## run 1
==> flow/design.v (excerpt) <==
module mips(clk, rstb, mem_wr_data, mem_addr, mem_rd_data, mem_wr_ena, PC);
For scale: about 8400 cells after synthesis, roughly 1200 flip-flops, roughly 98000 sq um of cells after synthesis.
Settings: LEC_CHECK=0, CAP_MARGIN=15, CORE_ASPECT_RATIO=0.72, CORE_MARGIN=2, CORE_UTILIZATION=71, CTS_CLUSTER_DIAMETER=74, CTS_CLUSTER_SIZE=21, GPL_TIMING_DRIVEN=1, SETUP_SLACK_MARGIN=0.86, SLEW_MARGIN=20, TNS_END_PERCENT=65; clock period 10.8 ns.
run.sh (not shown) runs the stock make flow with config.mk's settings and CLKGATE_MAP_FILE=.
Run status, run 1: aborted in 5_1_grt, error GRT-0116
Here is what was changed in the inputs of run 2 compared with run 1.
Settings: removing CORE_ASPECT_RATIO (formerly 0.72); removing CTS_CLUSTER_SIZE (formerly 21); changing TNS_END_PERCENT from 65 to 5; removing CTS_CLUSTER_DIAMETER (formerly 74); changing SETUP_SLACK_MARGIN from 0.86 to 1.87; changing CORE_UTILIZATION from 71 to 58; changing CAP_MARGIN from 15 to 20; removing GPL_TIMING_DRIVEN (formerly 1); changing the clock period (ns, I/O delays scaled along) from 10.8 to 7.19.
--- outcome ---
Although run 2 finished all stages, its layout failed final checks on negative setup slack.
The core utilization before placement number comes out higher for run 1 vs run 2.
Summary: with run 1 as the reference, total die size in run 2 moved up by more than 10%.
On pre-CTS setup slack, run 2 does worse than run 1.
Global placer's final weighted congestion went down by a few percent going from run 1 to run 2.
Number of resized instances in the post-cts repair step (lower): run 2
## Diff of input files: run 3 against run 2
Settings: swapping 58 for 66 in CORE_UTILIZATION; clearing SETUP_SLACK_MARGIN, which used to be 1.87; clearing TNS_END_PERCENT, which used to be 5; swapping 7.19 for 10.5 in the clock period (ns, I/O delays scaled along).
--- outcome ---
- Global placer's final weighted congestion, run 3 vs run 2: down slightly
- Area of placed instances went down by a few percent going from run 2 to run 3.
- What run 2 reported for y dimension of the die has to be multiplied by 0.938 to get the figure for run 3.
- Looking at share of the core filled by cells before placement across run 3 and run 2, the one that comes out higher is run 3.
- Re number of standard cells reported by yosys: no difference whatsoever between run 3 and run 2.
- Run 3: floorplan die area lower than run 2
- Compared with run 2, in run 3 post-placement cell count shows a reduction of 747; row count saw a decrease; die span in x decreased by 26 um relative to the old numbers; buffer count from post-CTS setup fixing saw an increase.
- 5_1_grt: run 3 exited with error
What run 4 does differently from run 3 at the input level:
Settings: changing CORE_UTILIZATION from 66 to 40; setting PLACE_DENSITY to 0.6 for the first time; changing the clock period (ns, I/O delays scaled along) from 10.5 to 12.8.
--- outcome ---
- Run 4 reached the final stage; the timing, DRC and antenna checks on its layout passed.
- Estimated wirelength of the detail-placed design on run 4 is ahead of run 3.
- Against run 3, total cell area at the placement stage in run 4 fell slightly.
- Comparing run 3 against run 4, there is no change at all in post-cts hold buffer count.
For run 5, these inputs were changed with respect to run 4:
Settings: a change of CORE_UTILIZATION from 40 to 58; an added TNS_END_PERCENT of 5; an added CTS_CLUSTER_DIAMETER of 189; a change of the clock period (ns, I/O delays scaled along) from 12.8 to 7.28.
Results
Across run 4 and run 5, a clean result was obtained everywhere but in run 5. Run 5 finished all stages; however, its layout fails the closing checks, the failures being negative setup slack. Of the two candidates, run 4 has the better HPWL reported at the end of detailed placement and run 5 the worse one. Looking at final critical-path setup slack, run 5 sits 4.31 ns lower than run 4 does. Looking at total number of tap cells, run 5 sits 998 lower than run 4 does. Between run 4 and run 5, the number of combinational gates with multiple inputs figures differ only marginally. [compare] base=run 4 new=run 5: final clock skew fell by 0.0039 ns, slew at the pin closest to its max-slew limit went up 0.096 ns, combinational power +110%, final worst-path cycle share rose by 57 points. Taking run 4 as the reference, in run 5 timing-limited maximum frequency went up, sequential share of power down 3.0 points. NOTE: post-route minimum period in run 5 falls short of that of run 4.
For run 6, these inputs were changed with respect to run 5:
Settings: swapping 58 for 66 in CORE_UTILIZATION; swapping 189 for 234 in CTS_CLUSTER_DIAMETER; clearing PLACE_DENSITY, which used to be 0.6; putting SETUP_SLACK_MARGIN at 1.87 where nothing was set; swapping 7.28 for 12.3 in the clock period (ns, I/O delays scaled along).
[summary]
The flow ended early for run 6: it failed with a tool error in 5_1_grt. The run showing the greater CTS buffer count is run 6. Post-detailed-placement half-perimeter wirelength, run 6 vs run 5: up by a few percent. Compared with run 5, run 6 shows a higher final weighted congestion in routability-driven placement. Delta (run 6 minus run 5): maximum root-to-sink buffer count held steady, chip area shrank by 12%, die width shrank by about 6%, worst-case setup slack after placement grew by 4.31 ns. Placeable core region: run 6 < run 5. The die height in run 5 is 1.07 times that in run 6. On number of instances resized during post-cts repair: run 6 sits below run 5. Re cell row count: run 6 is 9 down on run 5.

Starting RTL as in the previous note.
Settings: LEC_CHECK=0, ABC_AREA=1, CAP_MARGIN=15, CORE_ASPECT_RATIO=0.74, CORE_MARGIN=2, CORE_UTILIZATION=72, CTS_CLUSTER_DIAMETER=74, CTS_CLUSTER_SIZE=79, GPL_TIMING_DRIVEN=1, HOLD_SLACK_MARGIN=0.11, SETUP_SLACK_MARGIN=0.86, SLEW_MARGIN=10, TNS_END_PERCENT=85; clock period 6.43 ns.
The starting point ended with an error in global routing (5_1_grt).
Rerun with:
==> flow/config.mk (replaced) <==
export PLATFORM = sky130hd
export DESIGN_NAME = mips
export DESIGN_NICKNAME = mips
export VERILOG_FILES = /design/flow/design.v
export SDC_FILE = /design/flow/constraint.sdc
export NUM_CORES = 4
export LEC_CHECK = 0
export CAP_MARGIN = 15
export CORE_ASPECT_RATIO = 0.74
export CORE_MARGIN = 2
export CORE_UTILIZATION = 68
export CTS_CLUSTER_DIAMETER = 74
export CTS_CLUSTER_SIZE = 34
export GPL_TIMING_DRIVEN = 1
export SETUP_SLACK_MARGIN = 0.86
export SLEW_MARGIN = 20
export TNS_END_PERCENT = 65
==> flow/constraint.sdc (replaced) <==
create_clock -name core_clock -period 11.5 [get_ports {clk}]
set_input_delay 2.3000 -clock core_clock [delete_from_list [all_inputs] [get_ports {clk}]]
set_output_delay 2.3000 -clock core_clock [all_outputs]
set_load 0.01 [all_outputs]
Outcome: The new run died in global routing (5_1_grt) with GRT-0116; area after synthesis rose by 2.3%; die area rises by 8.3%; synthesized cell count came out lower by 25%.
Rerun with:
--- a/flow/config.mk
+++ b/flow/config.mk
@@ -9,9 +9,11 @@
 export CORE_ASPECT_RATIO = 0.74
 export CORE_MARGIN = 2
-export CORE_UTILIZATION = 68
+export CORE_UTILIZATION = 25
 export CTS_CLUSTER_DIAMETER = 74
-export CTS_CLUSTER_SIZE = 34
+export CTS_CLUSTER_SIZE = 79
 export GPL_TIMING_DRIVEN = 1
+export HOLD_SLACK_MARGIN = 0.11
+export PLACE_DENSITY_LB_ADDON = 0.08
 export SETUP_SLACK_MARGIN = 0.86
-export SLEW_MARGIN = 20
-export TNS_END_PERCENT = 65
+export SLEW_MARGIN = 0
+export TNS_END_PERCENT = 80
==> flow/constraint.sdc (replaced) <==
create_clock -name core_clock -period 7.24 [get_ports {clk}]
set_input_delay 1.4480 -clock core_clock [delete_from_list [all_inputs] [get_ports {clk}]]
set_output_delay 1.4480 -clock core_clock [all_outputs]
set_load 0.01 [all_outputs]
Outcome: The new run finished but failed the layout checks on negative setup slack; synthesized cell count does not change; area after synthesis stays the same; die area rose to 2.7 times its value.
Rerun with:
==> flow/config.mk (replaced) <==
export PLATFORM = sky130hd
export DESIGN_NAME = mips
export DESIGN_NICKNAME = mips
export VERILOG_FILES = /design/flow/design.v
export SDC_FILE = /design/flow/constraint.sdc
export NUM_CORES = 4
export LEC_CHECK = 0
export ABC_AREA = 0
export CAP_MARGIN = 15
export CORE_ASPECT_RATIO = 0.74
export CORE_MARGIN = 2
export CORE_UTILIZATION = 72
export CTS_CLUSTER_DIAMETER = 379
export CTS_CLUSTER_SIZE = 79
export GPL_TIMING_DRIVEN = 1
export HOLD_SLACK_MARGIN = 0.11
export PLACE_DENSITY = 0.35
export SETUP_SLACK_MARGIN = 1.62
export SLEW_MARGIN = 10
export TNS_END_PERCENT = 85
==> flow/constraint.sdc (replaced) <==
create_clock -name core_clock -period 5.57 [get_ports {clk}]
set_input_delay 1.1140 -clock core_clock [delete_from_list [all_inputs] [get_ports {clk}]]
set_output_delay 1.1140 -clock core_clock [all_outputs]
set_load 0.01 [all_outputs]
Outcome:
- The new run ended with an error in global routing (5_1_grt) with GRT-0116
- die area drops by 65%
- synthesized area does not change
- synthesized cell count is unchanged
Rerun with:
==> flow/config.mk (replaced) <==
export PLATFORM = sky130hd
export DESIGN_NAME = mips
export DESIGN_NICKNAME = mips
export VERILOG_FILES = /design/flow/design.v
export SDC_FILE = /design/flow/constraint.sdc
export NUM_CORES = 4
export LEC_CHECK = 0
export CAP_MARGIN = 15
export CORE_ASPECT_RATIO = 0.74
export CORE_MARGIN = 2
export CORE_UTILIZATION = 68
export CTS_CLUSTER_DIAMETER = 74
export CTS_CLUSTER_SIZE = 79
export GPL_TIMING_DRIVEN = 1
export HOLD_SLACK_MARGIN = 0.11
export SETUP_SLACK_MARGIN = 0.86
export SLEW_MARGIN = 20
export TNS_END_PERCENT = 65
==> flow/constraint.sdc (replaced) <==
create_clock -name core_clock -period 6.63 [get_ports {clk}]
set_input_delay 1.3260 -clock core_clock [delete_from_list [all_inputs] [get_ports {clk}]]
set_output_delay 1.3260 -clock core_clock [all_outputs]
set_load 0.01 [all_outputs]
The new run stopped in global routing (5_1_grt).
Die size went up by 5.8%.
Area after synthesis is unchanged.
Synthesized cell count is unchanged.
No activity file was given, so power comes from the tool's default toggle rates.
